// dlf_core
module dlf_core (
   input             clk,
   input             rstn,
   input             dlf_en,
   input  [4:0]      tdc_dout,
   input  [17:0]     dlf_a2,
   input  [17:0]     dlf_a3,
   input  [17:0]     dlf_b1,
   input  [17:0]     dlf_b2,
   input  [14:0]     dlf_sdm_nc_in,
   output [15:0]     dlf_out,
   output            dlf_valid
   );
   wire signed [5:0]  dec_in;
   wire signed [20:0] dec_out;
   wire signed [15:0] dec_out_slc;
   wire signed [15:0] dlf_sdm_nc_in_ext;
   wire signed [15:0] dlf_in;
   wire signed [15:0] lf_out;
   wire               dec_ce;
   reg  [15:0]        dlf_out_r;
   reg                dlf_valid_r;
   assign dec_in = tdc_dout - 6'sd16;
   assign dlf_sdm_nc_in_ext = {1'b0,dlf_sdm_nc_in};
   assign dec_out_slc = dec_out[20:5];
   assign dlf_in = dec_out_slc - dlf_sdm_nc_in_ext;
   decimator decimator_1(
			 .clk(clk),
			 .enable(dlf_en),
			 .rstn(rstn),
			 .filter_in(dec_in),
			 .filter_out(dec_out),
			 .ce_out(dec_ce)
			 );
   loop_filter loop_filter_1(
			     .clk(clk),
			     .rstn(rstn),
			     .enable(dec_ce),
			     .filter_in(dlf_in),
			     .ceout(),
  ...
Size: about 6800 cells after synthesis, ~110 I/O pins, about 61000 um^2 of cells after synthesis.
Settings: LEC_CHECK=0, CAP_MARGIN=40, CORE_MARGIN=2, CORE_UTILIZATION=40, CTS_CLUSTER_DIAMETER=81, GPL_ROUTABILITY_DRIVEN=0, GPL_TIMING_DRIVEN=0, MAX_ROUTING_LAYER=met5, SLEW_MARGIN=20, TNS_END_PERCENT=25; clock period 25.0 ns.
run.sh (not shown) runs the stock make flow with config.mk's settings and CLKGATE_MAP_FILE=.
The baseline produced a clean layout.
Then changed:
Settings changed: ABC_AREA set to 1, CAP_MARGIN 40 to 20, CELL_PAD_IN_SITES_GLOBAL_PLACEMENT set to 2, CORE_ASPECT_RATIO set to 0.7, CORE_MARGIN 2 to 10, CTS_CLUSTER_DIAMETER 81 to 50, GPL_TIMING_DRIVEN 0 to unset, MAX_ROUTING_LAYER met5 to met4, MIN_ROUTING_LAYER set to met1, PLACE_DENSITY set to 0.61, SLEW_MARGIN 20 to 30, TNS_END_PERCENT 25 to 15.
Count of clock-buffer cells in the layout goes up by 7.
Final area goes down by 1.6%.
Wire length goes up by 11%.
Setup slack gets better by 0.93 ns.
Utilization goes down by 0.33 points.
Area after synthesis goes down by 0.76%.
Die size goes up by 7.6%.
Final cell count goes up by 5.2%.
Non-clock buffer count goes down by 189.
Then changed:
Settings changed: ABC_AREA 1 to unset, CELL_PAD_IN_SITES_GLOBAL_PLACEMENT 2 to unset, CORE_ASPECT_RATIO 0.7 to unset, CORE_MARGIN 10 to 2, CTS_CLUSTER_DIAMETER 50 to unset, GPL_ROUTABILITY_DRIVEN 0 to unset, MAX_ROUTING_LAYER met4 to unset, MIN_ROUTING_LAYER met1 to unset, PLACE_DENSITY 0.61 to unset, SETUP_SLACK_MARGIN set to -1.83, SLEW_MARGIN 30 to 20, TNS_END_PERCENT 15 to unset.
Clock period 25.0 ns to 24.1 ns, I/O delays scaled along.
=> Routed wire length shrinks by 20%; die size shrinks by 7.1%; non-clock buffer count shrinks by 28; synthesized area grows by 0.77%; setup slack degrades by 1.1 ns; global-route usage shrinks by 3.2 points; final cell count shrinks by 7.2%; clock-buffer cell count shrinks by 7; synthesized cell count shrinks by 8.8%; via count shrinks by 4.7%.
Then changed:
Settings changed: SETUP_SLACK_MARGIN -1.83 to unset.
Clock period 24.1 ns to 27.5 ns, I/O delays scaled along.
Outcome:
- synthesized area stays the same
- utilization came out lower by 0.13 points
- wire length decreases by about 2%
- synthesized cell count does not change
- setup slack gets better by 2.0 ns
- global-route usage drops by 0.38 points
- cell area barely changes
- register-to-register slack improved by 2.8 ns

========
Setup of run A:
dlf_core again, from the RTL that the note above started with.
Settings: LEC_CHECK=0, CAP_MARGIN=5, CORE_MARGIN=2, CORE_UTILIZATION=72, SETUP_SLACK_MARGIN=2.29, SLEW_MARGIN=20; clock period 16.7 ns.
Complete run, failing final checks: run A, reason negative setup slack.
diff inputs: run A => run B
- removing SETUP_SLACK_MARGIN (formerly 2.29)
- changing CAP_MARGIN from 5 to 20
- changing CORE_UTILIZATION from 72 to 57
- changing the clock period (ns, I/O delays scaled along) from 16.7 to 24.1
[summary]
Run A: all stages done; final checks FAILED (negative setup slack). Run B | status: complete | timing, DRC, antenna: pass. Compared with run A, in run B number of instances in the placed design went down by 361, core utilization went down by 25 points. Cmp run B vs run A: number of buffer and inverter stages on the critical path lower in run B. Wire length per cell after detailed routing: run B vs run A down about 2.5%. Diff run B..run A | final worst hold slack | negligible. The higher delay contributed by the slowest stage of the critical path came out of run B. Run A vs run B, worst-path cell with the longest stage delay: clkdlybuf4s50_1 vs fa_1. Run B vs. run A: clock-buffer cell count went up by about 7%. Total routed wirelength of run B falls short of that of run A by a little under 10%. The run showing the smaller non-clock buffer count is run B.
The inputs of run C differ from those of run B as listed below.
- CORE_UTILIZATION changed from 57 to 40
- the clock period (ns, I/O delays scaled along) changed from 24.1 to 25.0
--- outcome ---
Diff run B -> run C: final hold slack dropped 5.5 ps; global routing usage on met3 shows a reduction of 2.0 points; via count of the first global-routing pass shows an increase of about 1%. In the final design statistics, run C uses more standard cells in total than run B. Between run B and run C, the flow reports vertical die dimension increasing by more than 10%. Non-clock buffer count in run C is 10 lower than in run B. Compared with run B, run C shows a lower final critical-path share of the clock period. Delta (run C minus run B): number of vias per cell after detailed routing -about 6.5%; area of the placeable core +42%.
Input-level comparison between run D and run C:
- GPL_TIMING_DRIVEN newly set to 0
- MAX_ROUTING_LAYER newly set to met4
- CAP_MARGIN changed from 20 to 40
- ABC_AREA newly set to 1
- TNS_END_PERCENT newly set to 25
- CTS_CLUSTER_DIAMETER newly set to 81
- GPL_ROUTABILITY_DRIVEN newly set to 0
### Flow results
- Diff run D and run C: met2 wire length lower in run C
- Going from run C to run D, the number of DRC markers in iteration 0 was found to have gone up by 831.
- Re number of instances resized during post-cts repair: no difference whatsoever between run C and run D.
- On run D: total vias in the final route is about 9% higher than what run C gave.
- Number of unique standard cell types used by synthesis, run D vs run C: down by more than a quarter
- The number of fillers in the final layout in run D was higher than what run C gave.
- Post-route fraction of the period consumed by the critical path on run D is up relative to run C.
- Core utilization: run D higher than run C
- Run D vs. run C: total cell area reported by yosys after synthesis went down by 0.76%.
- The clock skew after layout in run D sits 6.8 ps above the value recorded for run C.
The inputs of run E differ from those of run D as listed below.
- an added CTS_CLUSTER_SIZE of 13
- a change of CAP_MARGIN from 40 to 20
- a deleted TNS_END_PERCENT that had been 25
- an added SETUP_SLACK_MARGIN of -1.29
- a deleted GPL_TIMING_DRIVEN that had been 0
- a change of CTS_CLUSTER_DIAMETER from 81 to 102
- a deleted GPL_ROUTABILITY_DRIVEN that had been 0
- a deleted ABC_AREA that had been 1
- an added PLACE_DENSITY_LB_ADDON of 0.05
- a deleted MAX_ROUTING_LAYER that had been met4
--- outcome ---
As of run E, number of clock-tree buffers in the layout had fallen by more than a quarter compared to run D. Run E vs run D on slack of the critical path: run E is the higher one. Any difference in hold slack between run D and run E is small enough to ignore.
The following lists how run F was set up differently from run E:
- ABC_AREA: unset -> 1
- CTS_CLUSTER_SIZE: 13 -> unset
- CTS_CLUSTER_DIAMETER: 102 -> unset
- SETUP_SLACK_MARGIN: -1.29 -> unset
- CELL_PAD_IN_SITES_GLOBAL_PLACEMENT: unset -> 2
- TNS_END_PERCENT: unset -> 15
- CORE_MARGIN: 2 -> 10
- PLACE_DENSITY_LB_ADDON: 0.05 -> unset
- CORE_ASPECT_RATIO: unset -> 0.7
- MIN_ROUTING_LAYER: unset -> met2
- GPL_ROUTABILITY_DRIVEN: unset -> 0
- PLACE_DENSITY: unset -> 0.61
- SLEW_MARGIN: 20 -> 30
- MAX_ROUTING_LAYER: unset -> met4
==> comparison <==
Setup slack in run F is smaller than in run E. Non-clock buffer count of run F exceeds that of run E by a little under 10%. On post-synthesis share of cell area spent on xor and xnor gates, run F and run E are neck and neck. On area added between synthesis and finish: between run F and run E, it ends up lower for run E. Number of endpoints failing setup at the final stage came out exactly the same in run F and run E. Worst-case hold slack essentially unchanged between run E and run F.

========
dlf_core again, from the RTL that the note above started with.
export LEC_CHECK = 0
export CAP_MARGIN = 20
export CELL_PAD_IN_SITES_DETAIL_PLACEMENT = 2
export CELL_PAD_IN_SITES_GLOBAL_PLACEMENT = 3
export CORE_MARGIN = 2
export CORE_UTILIZATION = 37
export GPL_TIMING_DRIVEN = 1
export HOLD_SLACK_MARGIN = 0.11
export MAX_ROUTING_LAYER = met4
export MIN_ROUTING_LAYER = met2
export SETUP_SLACK_MARGIN = 5.0
export SLEW_MARGIN = 25
export TNS_END_PERCENT = 15
create_clock -name core_clock -period 25.1 [get_ports {clk}]
Then changed:
- CELL_PAD_IN_SITES_DETAIL_PLACEMENT: 2 -> not set
- CELL_PAD_IN_SITES_GLOBAL_PLACEMENT: 3 -> not set
- CORE_UTILIZATION: 37 -> 52
- GPL_TIMING_DRIVEN: 1 -> not set
- HOLD_SLACK_MARGIN: 0.11 -> not set
- MAX_ROUTING_LAYER: met4 -> not set
- MIN_ROUTING_LAYER: met2 -> not set
- SETUP_SLACK_MARGIN: 5.0 -> not set
- SLEW_MARGIN: 25 -> 20
- TNS_END_PERCENT: 15 -> not set
- clock period: 25.1 -> 21.5 ns (I/O delays scaled with it)
Effect: Register-to-register slack is worse by 3300 ps; routed wire length drops by 29%; hold slack is worse by 30 ps; worst setup slack is worse by 3000 ps; final cell count drops by about 6.4%; core utilization climbs by 16 points.
